## alu
module alu (
    input               i_clk,
    input               i_rst_n,
    input               i_valid,
    input signed [11:0] i_data_a,
    input signed [11:0] i_data_b,
    input        [2:0]  i_inst,
    output              o_valid,
    output       [11:0] o_data,
    output              o_overflow
);
Settings: LEC_CHECK=0, ABC_AREA=1, CAP_MARGIN=20, CORE_MARGIN=2, CORE_UTILIZATION=62, CTS_CLUSTER_SIZE=99, PLACE_DENSITY=0.37, SLEW_MARGIN=20, TNS_END_PERCENT=20; clock period 5.44 ns.
run.sh (not shown) runs the stock make flow with config.mk's settings and CLKGATE_MAP_FILE=.
The baseline stopped in global routing (5_1_grt) (ODB-0269).
Rerun with:
==> flow/config.mk (replaced) <==
export PLATFORM = sky130hd
export DESIGN_NAME = alu
export DESIGN_NICKNAME = alu
export VERILOG_FILES = /design/flow/design.v
export SDC_FILE = /design/flow/constraint.sdc
export NUM_CORES = 4
export LEC_CHECK = 0
export CAP_MARGIN = 20
export CORE_MARGIN = 2
export CORE_UTILIZATION = 40
export SLEW_MARGIN = 20
==> flow/constraint.sdc (replaced) <==
create_clock -name core_clock -period 9.8 [get_ports {i_clk}]
set_input_delay 1.9600 -clock core_clock [delete_from_list [all_inputs] [get_ports {i_clk}]]
set_output_delay 1.9600 -clock core_clock [all_outputs]
set_load 0.01 [all_outputs]
Result:
- This time the run ran to the end with no violations
- die size grows by 42%
- synthesized cell count shrinks by 23%
- synthesized area shrinks by 7.5%
Rerun with:
--- a/flow/config.mk
+++ b/flow/config.mk
@@ -9,3 +9,4 @@
 export CORE_MARGIN = 2
-export CORE_UTILIZATION = 40
+export CORE_UTILIZATION = 68
 export SLEW_MARGIN = 20
+export TNS_END_PERCENT = 30
==> flow/constraint.sdc (replaced) <==
create_clock -name core_clock -period 9.06 [get_ports {i_clk}]
set_input_delay 1.8120 -clock core_clock [delete_from_list [all_inputs] [get_ports {i_clk}]]
set_output_delay 1.8120 -clock core_clock [all_outputs]
set_load 0.01 [all_outputs]
After rerunning:
- The changed run finished but fails on negative setup slack
- final area grows by 1.1%
- sequential share of layout area stays flat
- count of clock-buffer cells in the layout does not change
- global-route usage goes up by 21 points
- utilization came out higher by 37 points
- setup slack gets worse by 0.74 ns
- clock skew went down by 0.0033 ns
- routed wire length went up by 15%
Rerun with:
--- a/flow/config.mk
+++ b/flow/config.mk
@@ -9,4 +9,4 @@
 export CORE_MARGIN = 2
-export CORE_UTILIZATION = 68
+export CORE_UTILIZATION = 66
+export SETUP_SLACK_MARGIN = -0.49
 export SLEW_MARGIN = 20
-export TNS_END_PERCENT = 30
==> flow/constraint.sdc (replaced) <==
create_clock -name core_clock -period 8.53 [get_ports {i_clk}]
set_input_delay 1.7060 -clock core_clock [delete_from_list [all_inputs] [get_ports {i_clk}]]
set_output_delay 1.7060 -clock core_clock [all_outputs]
set_load 0.01 [all_outputs]
Result: The new run reached the layout checks and failed them: negative setup slack. Sequential share of layout area barely changes. Routed wire length falls by 8.9%. Global-route usage fell by 5.6 points. Worst setup slack gains 0.034 ns. Synthesized area is unchanged. Register-to-register slack is worse by 0.53 ns. Non-clock buffer count goes down by 14. Hold slack gets better by 0.0037 ns. Die size goes up by 2.9%. Cell area is higher by 0.49%.

Setup of the reference run:
Starting RTL as in the previous note.
export LEC_CHECK = 0
export CAP_MARGIN = 20
export CORE_ASPECT_RATIO = 0.9
export CORE_MARGIN = 2
export CORE_UTILIZATION = 40
export CTS_CLUSTER_DIAMETER = 84
export GPL_ROUTABILITY_DRIVEN = 0
export GPL_TIMING_DRIVEN = 0
export HOLD_SLACK_MARGIN = 0.01
export MAX_ROUTING_LAYER = met4
export MIN_ROUTING_LAYER = met2
export PLACE_DENSITY = 0.54
export SLEW_MARGIN = 20
export TNS_END_PERCENT = 10
create_clock -name core_clock -period 10.0 [get_ports {i_clk}]
The reference run finished all stages; however, its layout fails the closing checks, the failures being design-rule violations.
Edits applied to the flow inputs when going from the reference run to the trial run:
# the reference run
export LEC_CHECK = 0
export CAP_MARGIN = 20
export CORE_ASPECT_RATIO = 0.9
export CORE_MARGIN = 2
export CORE_UTILIZATION = 40
export CTS_CLUSTER_DIAMETER = 84
export GPL_ROUTABILITY_DRIVEN = 0
export GPL_TIMING_DRIVEN = 0
export HOLD_SLACK_MARGIN = 0.01
export MAX_ROUTING_LAYER = met4
export MIN_ROUTING_LAYER = met2
export PLACE_DENSITY = 0.54
export SLEW_MARGIN = 20
export TNS_END_PERCENT = 10
create_clock -name core_clock -period 10.0 [get_ports {i_clk}]
# the trial run
export LEC_CHECK = 0
export ABC_AREA = 1
export CAP_MARGIN = 20
export CORE_ASPECT_RATIO = 0.9
export CORE_MARGIN = 2
export CORE_UTILIZATION = 40
export CTS_CLUSTER_DIAMETER = 84
export GPL_ROUTABILITY_DRIVEN = 0
export GPL_TIMING_DRIVEN = 0
export HOLD_SLACK_MARGIN = 0.01
export MAX_ROUTING_LAYER = met4
export MIN_ROUTING_LAYER = met1
export PLACE_DENSITY = 0.54
export SLEW_MARGIN = 20
export TNS_END_PERCENT = 10
create_clock -name core_clock -period 12.5 [get_ports {i_clk}]
[summary]
Although it ran to completion, the reference run produced a layout that fails the final checks because of design-rule violations. The trial run did not stop at any stage, and its layout met the timing, DRC and antenna checks. Taking the reference run as the reference, in the trial run final area up 0.65%; wire length moved up; wire length of the first global-routing pass shows an increase of 9.1%.
